## fairArb
module fairArb (
	input logic [15:0] bids,
	output logic [15:0] wins,
	input logic get_next_win,
	input logic clk,
	input logic rst
		);
	parameter SIZE = 3;
	parameter S0=3'b000, S1=3'b001, S2=3'b010, S3=3'b011, S4=3'b100, S5=3'b101, S6=3'b110;
	logic [SIZE-1:0] state;
	logic [SIZE-1:0] next_state;
	logic [3:0] dec1;
	logic [3:0] dec2;
	logic [15:0] bid1;
	logic [15:0] bid2;
	logic [15:0] b [15:0];
	logic [15:0] d [15:0];
	logic [15:0] out_check;
	logic [3:0] new_priority;
	logic [3:0] pr_in;
	logic [15:0] bids_cycle_f;
	logic [3:0] priority_f;
	logic [3:0] priority_d;
	logic [15:0] wins_d;
	logic sB, sD;
	logic [1:0] sC;
	always @ (*) begin
		case (sC)
			2'b00: priority_d = dec2;
			2'b01: priority_d = priority_f;
			2'b10: priority_d = pr_in;
			2'b11: priority_d = 0;
		endcase
	end
	always @ (*) begin
		case (sB)
			1'b0: wins_d = bid1;
			1'b1: wins_d = bid2;
		endcase
	end
	always @ (*) begin
		case (sD)
			1'b0: begin
				bid2 = out_check;
				pr_in = new_priority + 1;
			end
			1'b1: begin
				bid2 = d[priority_f];
				pr_in = priority_f + 1;
			end
		endcase
	end
	always @ (*) begin
		bids_cycle_f = bids;
  ...
clock: 5.56 ns
lec_check: 0
abc_area: 1
cap_margin: 5
cell_pad_in_sites_detail_placement: 2
cell_pad_in_sites_global_placement: 3
core_margin: 5
core_utilization: 51
cts_cluster_diameter: 20
cts_cluster_size: 79
gpl_routability_driven: 1
gpl_timing_driven: 0
max_routing_layer: met5
min_routing_layer: met2
setup_slack_margin: 0.11
slew_margin: 20
run.sh (not shown) runs the stock make flow with config.mk's settings and CLKGATE_MAP_FILE=.
The baseline aborted during global placement without I/O, error GPL-0301.
Next try:
ABC_AREA = unset   (was 1)
CAP_MARGIN = 20   (was 5)
CELL_PAD_IN_SITES_DETAIL_PLACEMENT = unset   (was 2)
CELL_PAD_IN_SITES_GLOBAL_PLACEMENT = unset   (was 3)
CORE_MARGIN = 2   (was 5)
CORE_UTILIZATION = 40   (was 51)
CTS_CLUSTER_DIAMETER = unset   (was 20)
CTS_CLUSTER_SIZE = unset   (was 79)
GPL_ROUTABILITY_DRIVEN = unset   (was 1)
GPL_TIMING_DRIVEN = unset   (was 0)
MAX_ROUTING_LAYER = unset   (was met5)
MIN_ROUTING_LAYER = unset   (was met2)
SETUP_SLACK_MARGIN = unset   (was 0.11)
clock period = 3.51 ns   (was 5.56 ns; I/O delays follow)
Outcome: With this change the flow went through all stages and came out clean; synthesized cell count goes down by a quarter to a third; die area goes up by a little under a tenth; area after synthesis is about the same.
Next try:
CORE_UTILIZATION = 60   (was 40)
PLACE_DENSITY = 0.37   (was unset)
clock period = 5.24 ns   (was 3.51 ns; I/O delays follow)
=> Total power came out lower by well over a third. Flip-flop count does not change. Final cell count went down by a quarter to a third. Via count falls by a little under a tenth. Clock skew is about the same. Utilization grows by 6.2 points. Non-clock buffer count decreases by 111. Wire length shrinks by about a fifth.
Next try:
CORE_UTILIZATION = 58   (was 60)
PLACE_DENSITY = unset   (was 0.37)
SETUP_SLACK_MARGIN = -0.25   (was unset)
clock period = 2.72 ns   (was 5.24 ns; I/O delays follow)
Result: This time the run ended with an error in clock tree synthesis with DPL-0038; die area goes up by 3.3%; synthesized cell count does not change; area after synthesis stays the same.
Next try:
SETUP_SLACK_MARGIN = -0.13   (was -0.25)
TNS_END_PERCENT = 5   (was unset)
clock period = 3.22 ns   (was 2.72 ns; I/O delays follow)
After rerunning: With this change the flow stopped in global routing; area after synthesis is unchanged; die size does not change; synthesized cell count stays the same.
Next try:
CORE_UTILIZATION = 40   (was 58)
SETUP_SLACK_MARGIN = unset   (was -0.13)
TNS_END_PERCENT = unset   (was 5)
clock period = 3.75 ns   (was 3.22 ns; I/O delays follow)
Outcome:
- Now the flow passed the timing, design-rule and antenna checks
- die area is higher by 42%
- synthesized area does not change
- synthesized cell count stays the same

========
Starting RTL as in the previous note.
Design fairArb, start of the top module:
module fairArb (
	input logic [15:0] bids,
	output logic [15:0] wins,
	input logic get_next_win,
	input logic clk,
	input logic rst
		);
clock: 5.56 ns
lec_check: 0
abc_area: 1
cap_margin: 5
cell_pad_in_sites_detail_placement: 2
cell_pad_in_sites_global_placement: 3
core_margin: 2
core_utilization: 32
cts_cluster_diameter: 20
cts_cluster_size: 79
gpl_routability_driven: 1
gpl_timing_driven: 0
max_routing_layer: met5
setup_slack_margin: 1.06
slew_margin: 20
The first run stopped in 3_3_place_gp.
Next try:
Settings changed: CAP_MARGIN 5 to 20, CELL_PAD_IN_SITES_DETAIL_PLACEMENT 2 to not set, CELL_PAD_IN_SITES_GLOBAL_PLACEMENT 3 to not set, CORE_UTILIZATION 32 to 64, CTS_CLUSTER_DIAMETER 20 to not set, CTS_CLUSTER_SIZE 79 to not set, GPL_ROUTABILITY_DRIVEN 1 to not set, GPL_TIMING_DRIVEN 0 to not set, MAX_ROUTING_LAYER met5 to not set, SETUP_SLACK_MARGIN 1.06 to 1.01.
Clock period 5.56 ns to 4.43 ns, I/O delays scaled along.
=> The new run completed with no timing, DRC or antenna violations. Area after synthesis does not change. Die size falls by 48%. Synthesized cell count is unchanged.
Next try:
Settings changed: CORE_UTILIZATION 64 to 60, CTS_CLUSTER_DIAMETER set to 239, PLACE_DENSITY set to 0.37, SETUP_SLACK_MARGIN 1.01 to not set.
Clock period 4.43 ns to 3.81 ns, I/O delays scaled along.
- The changed run passed the timing, design-rule and antenna checks
- clock skew shrinks by 0.0041 ns
- power grows by 11%
- flip-flop count stays the same
- die area grows by about 6%
- cell area shrinks by about 4.5%
Next try:
Settings changed: ABC_AREA 1 to not set, CORE_UTILIZATION 60 to 58, CTS_CLUSTER_DIAMETER 239 to not set, PLACE_DENSITY 0.37 to not set.
Clock period 3.81 ns to 3.47 ns, I/O delays scaled along.
The changed run aborted during 5_1_grt with GRT-0232.
Synthesized area is about the same.
Die size grows by 3.3%.
Synthesized cell count came out lower by 29%.
Next try:
Settings changed: CORE_UTILIZATION 58 to 12.
Clock period 3.47 ns to 5.24 ns, I/O delays scaled along.
Now the flow produced a clean layout. Area after synthesis does not change. Die area is higher to 4.5 times its value. Synthesized cell count is unchanged.
Next try:
Settings changed: CORE_UTILIZATION 12 to 57, SETUP_SLACK_MARGIN set to 0.71, TNS_END_PERCENT set to 5.
Clock period 5.24 ns to 4.0 ns, I/O delays scaled along.
What happened:
- final area climbs by roughly a tenth
- combinational power climbs by well over a third
- worst hold slack loses 0.0043 ns
- sequential power climbs by a quarter to a third
- clock skew hardly moves
- global-route usage climbs by 36 points
- wire length climbs by about a fifth
- setup slack loses 0.38 ns

========
Setup of north:
fairArb again, from the RTL that the note above started with.
clock: 2.39 ns
lec_check: 0
abc_area: 1
cap_margin: 10
core_margin: 2
core_utilization: 72
cts_cluster_diameter: 274
cts_cluster_size: 72
setup_slack_margin: 0.67
slew_margin: 20
north did not finish; the tool stopped in global placement (3_3_place_gp) with error GPL-0301.
Edits applied to the flow inputs when going from north to south:
# north
export LEC_CHECK = 0
export ABC_AREA = 1
export CAP_MARGIN = 10
export CORE_MARGIN = 2
export CORE_UTILIZATION = 72
export CTS_CLUSTER_DIAMETER = 274
export CTS_CLUSTER_SIZE = 72
export SETUP_SLACK_MARGIN = 0.67
export SLEW_MARGIN = 20
create_clock -name core_clock -period 2.39 [get_ports {clk}]
# south
export LEC_CHECK = 0
export ABC_AREA = 1
export CAP_MARGIN = 20
export CORE_MARGIN = 2
export CORE_UTILIZATION = 64
export SETUP_SLACK_MARGIN = -0.2
export SLEW_MARGIN = 20
create_clock -name core_clock -period 3.09 [get_ports {clk}]
==> results <==
- south: flow complete, layout not clean; failing: negative setup slack
- north is listed as incomplete: the tool reported an error in global placement (3_3_place_gp) and the run ended there.
- Compared with north, south shows horizontal die dimension higher by about 6%.
- From north to south the numbers moved as follows: chip footprint now larger; standard-cell row count now larger.
Changes in east relative to south:
# south
export LEC_CHECK = 0
export ABC_AREA = 1
export CAP_MARGIN = 20
export CORE_MARGIN = 2
export CORE_UTILIZATION = 64
export SETUP_SLACK_MARGIN = -0.2
export SLEW_MARGIN = 20
create_clock -name core_clock -period 3.09 [get_ports {clk}]
# east
export LEC_CHECK = 0
export ABC_AREA = 1
export CAP_MARGIN = 20
export CORE_MARGIN = 2
export CORE_UTILIZATION = 68
export CTS_CLUSTER_DIAMETER = 372
export PLACE_DENSITY = 0.38
export SETUP_SLACK_MARGIN = -0.2
export SLEW_MARGIN = 20
create_clock -name core_clock -period 3.09 [get_ports {clk}]
[summary]
east: number of cells in the design after placement 6 above south. south -> east: gate count after technology mapping delta 0, exact match. Delta (east minus south): post-detailed-placement half-perimeter wirelength went up 18%; die size went down about 5.5%; horizontal die size went down 2.8%; average size of a mapped cell held. Taking south as the reference, in east synthesized area shows no meaningful change, worst-case setup slack after placement shrank by 150 ps. On floorplan core density, the higher figure sits with east, not south. east — vertical die dimension 1.9 um lower, south as reference. east: GRT-0116 in global routing (5_1_grt) -> run aborted.
For west, these inputs were changed with respect to east:
# east
export LEC_CHECK = 0
export ABC_AREA = 1
export CAP_MARGIN = 20
export CORE_MARGIN = 2
export CORE_UTILIZATION = 68
export CTS_CLUSTER_DIAMETER = 372
export PLACE_DENSITY = 0.38
export SETUP_SLACK_MARGIN = -0.2
export SLEW_MARGIN = 20
create_clock -name core_clock -period 3.09 [get_ports {clk}]
# west
export LEC_CHECK = 0
export CAP_MARGIN = 20
export CORE_MARGIN = 2
export CORE_UTILIZATION = 65
export SLEW_MARGIN = 20
create_clock -name core_clock -period 3.26 [get_ports {clk}]
### Flow results
Gate count after technology mapping was lower in the run labelled west. Cmp west and east / vertical die dimension / lower: east. Initial core utilization: west vs east down 4.5 points. Diff west..east | area figure in the yosys stat output | negligible. Number of cells in Yosys stat: west < east. Seen in the log of west: DPL-0038 during clock tree synthesis (4_1_cts), after which the run never completed.

========
P:
fairArb again, from the RTL that the note above started with.
clock: 3.51 ns
lec_check: 0
abc_area: 1
cap_margin: 20
core_margin: 2
core_utilization: 64
cts_cluster_size: 95
setup_slack_margin: 1.01
slew_margin: 20
tns_end_percent: 5
Seen in the log of P: GRT-0116 during global routing (5_1_grt), after which the run never completed.
### P -> Q
# P
export LEC_CHECK = 0
export ABC_AREA = 1
export CAP_MARGIN = 20
export CORE_MARGIN = 2
export CORE_UTILIZATION = 64
export CTS_CLUSTER_SIZE = 95
export SETUP_SLACK_MARGIN = 1.01
export SLEW_MARGIN = 20
export TNS_END_PERCENT = 5
create_clock -name core_clock -period 3.51 [get_ports {clk}]
# Q
export LEC_CHECK = 0
export CAP_MARGIN = 20
export CORE_MARGIN = 2
export CORE_UTILIZATION = 70
export SLEW_MARGIN = 20
create_clock -name core_clock -period 3.75 [get_ports {clk}]
## What came out
- Sort Q and P by cell count after synthesis, descending, and P comes first.
- Die size, Q vs P: down by a little under 10%
- The flow ended early for Q: it failed with a tool error in clock tree synthesis (4_1_cts).
- The synthesized area of P and that of Q are within noise of each other.
### Q -> R
# Q
export LEC_CHECK = 0
export CAP_MARGIN = 20
export CORE_MARGIN = 2
export CORE_UTILIZATION = 70
export SLEW_MARGIN = 20
create_clock -name core_clock -period 3.75 [get_ports {clk}]
# R
export LEC_CHECK = 0
export CAP_MARGIN = 20
export CORE_MARGIN = 2
export CORE_UTILIZATION = 70
export CTS_CLUSTER_SIZE = 14
export SETUP_SLACK_MARGIN = 0.67
export SLEW_MARGIN = 20
create_clock -name core_clock -period 2.88 [get_ports {clk}]
Findings:
- Stage in which a tool error killed R: detailed placement (3_5_place_dp).
- Compared with Q, in R cell row count closely matched the old numbers, complex-gate fraction of the synthesized area closely matched the old numbers, share of the yosys chip area belonging to registers closely matched the old numbers, post-synthesis instance area closely matched the old numbers, post-synth area from yosys stat closely matched the old numbers.
- In R relative to Q, final weighted congestion in routability-driven placement had gone down by a little under 10%.
> inputs changed (R -> S)
# R
export LEC_CHECK = 0
export CAP_MARGIN = 20
export CORE_MARGIN = 2
export CORE_UTILIZATION = 70
export CTS_CLUSTER_SIZE = 14
export SETUP_SLACK_MARGIN = 0.67
export SLEW_MARGIN = 20
create_clock -name core_clock -period 2.88 [get_ports {clk}]
# S
export LEC_CHECK = 0
export CAP_MARGIN = 20
export CORE_MARGIN = 2
export CORE_UTILIZATION = 58
export SETUP_SLACK_MARGIN = 0.71
export SLEW_MARGIN = 20
create_clock -name core_clock -period 2.65 [get_ports {clk}]
==> comparison <==
Diff S..R | number of distinct library cell variants in the gate-level netlist after synthesis | unchanged
Diff R -> S: die area up about 20%; height of the die up 6.1 um.
S did not finish; the tool stopped in clock tree synthesis (4_1_cts) with error DPL-0038.

========
== xenon ==
fairArb again, from the RTL that the note above started with.
==> flow/config.mk <==
export PLATFORM = sky130hd
export DESIGN_NAME = fairArb
export DESIGN_NICKNAME = fairArb
export VERILOG_FILES = /design/flow/design.v
export SDC_FILE = /design/flow/constraint.sdc
export NUM_CORES = 4
export LEC_CHECK = 0
export ABC_AREA = 1
export CAP_MARGIN = 20
export CORE_ASPECT_RATIO = 1.47
export CORE_MARGIN = 2
export CORE_UTILIZATION = 69
export CTS_CLUSTER_DIAMETER = 239
export CTS_CLUSTER_SIZE = 95
export PLACE_DENSITY = 0.37
export SLEW_MARGIN = 20
export TNS_END_PERCENT = 5
==> flow/constraint.sdc <==
create_clock -name core_clock -period 4.6 [get_ports {clk}]
set_input_delay 0.9200 -clock core_clock [delete_from_list [all_inputs] [get_ports {clk}]]
set_output_delay 0.9200 -clock core_clock [all_outputs]
set_load 0.01 [all_outputs]
## Diff of input files: zinc against xenon
Settings: CORE_ASPECT_RATIO removed (was 1.47); CORE_UTILIZATION changed from 69 to 58; CTS_CLUSTER_SIZE changed from 95 to 99; CORE_MARGIN changed from 2 to 9; PLACE_DENSITY removed (was 0.37); the clock period (ns, I/O delays scaled along) changed from 4.6 to 4.0.
Notes after the runs:
zinc has completed all stages; timing, DRC and antenna checks passed.
Changes observed in zinc relative to xenon: sequential power increased by about 15% relative to the old numbers, post-place setup slack decreased by 490 ps relative to the old numbers, area added between synthesis and finish increased by 2.7 points relative to the old numbers.
--- input diff zinc..yarrow ---
Settings: changing CTS_CLUSTER_DIAMETER from 239 to 52; removing CTS_CLUSTER_SIZE (formerly 99); changing CORE_MARGIN from 9 to 2; removing ABC_AREA (formerly 1); changing CAP_MARGIN from 20 to 35; changing CORE_UTILIZATION from 58 to 65; setting SETUP_SLACK_MARGIN to 0.65 for the first time.
Results
The area reported by Yosys stat was comparable across yarrow and zinc.
Comparing zinc with yarrow, the synthesized cell area came out essentially unchanged.
FAIL yarrow @ global routing (5_1_grt): tool exited with error
zinc has completed all stages; timing, DRC and antenna checks passed.
Compared to zinc, yarrow has vertical die dimension 18 um lower.
Post-synthesis adder-cell area fraction: yarrow vs zinc, no meaningful difference
The inputs of fjord differ from those of yarrow as listed below.
Settings: SETUP_SLACK_MARGIN no longer set, was 0.65; CORE_ASPECT_RATIO now 0.88, previously not set; CTS_CLUSTER_DIAMETER no longer set, was 52; CORE_UTILIZATION now 40, was 65; MIN_ROUTING_LAYER now met1, previously not set; TNS_END_PERCENT no longer set, was 5; CAP_MARGIN now 10, was 35; PLACE_DENSITY_LB_ADDON now 0.26, previously not set.
==> results <==
fjord | stages: all done | timing, DRC, antenna: all pass. yarrow: it failed with a tool error in global routing (5_1_grt), so there are no final results. Summary of fjord over yarrow: placed standard-cell area now sits higher, die footprint now sits higher, chip width now sits higher, global placer's final weighted congestion now sits lower. Diff fjord..yarrow | number of primary I/O pins | unchanged. Post-cts gate resize count ends up lower on fjord. On post-CTS repair timing setup buffer count: between yarrow and fjord, it ends up higher for yarrow. Comparing yarrow and fjord, half-perimeter wire length of the detailed placement result is lower on yarrow. The pre-CTS worst setup slack of fjord falls short of that of yarrow by 22 ps. Post-synthesis adder-cell area fraction came out exactly the same in yarrow and fjord.
Relative to fjord, the following input files were edited for harbor:
Settings: HOLD_SLACK_MARGIN: unset -> 0.24; GPL_TIMING_DRIVEN: unset -> 0; TNS_END_PERCENT: unset -> 5.
--- outcome ---
Diff fjord -> harbor: flip-flop and latch share of the layout cell area now sits higher; worst path setup slack after routing -110 ps; vias per cell increased by 3.2% relative to the old numbers; delay of the slowest cell on the worst path now larger; power fell by about 2.6%.
Looking at transition at the pin with the smallest max-transition slack, harbor sits 88 ps higher than fjord does.
Between fjord and harbor, hold slack decreased.
Re worst clock skew: fjord was higher than harbor.
[compare] base=fjord new=harbor: DRC marker count from the first detailed-route iteration went down by 13, final instance area went down by 6.6%, global-route wire length before repair went up by about 4%.
No activity file was given, so power comes from the tool's default toggle rates.
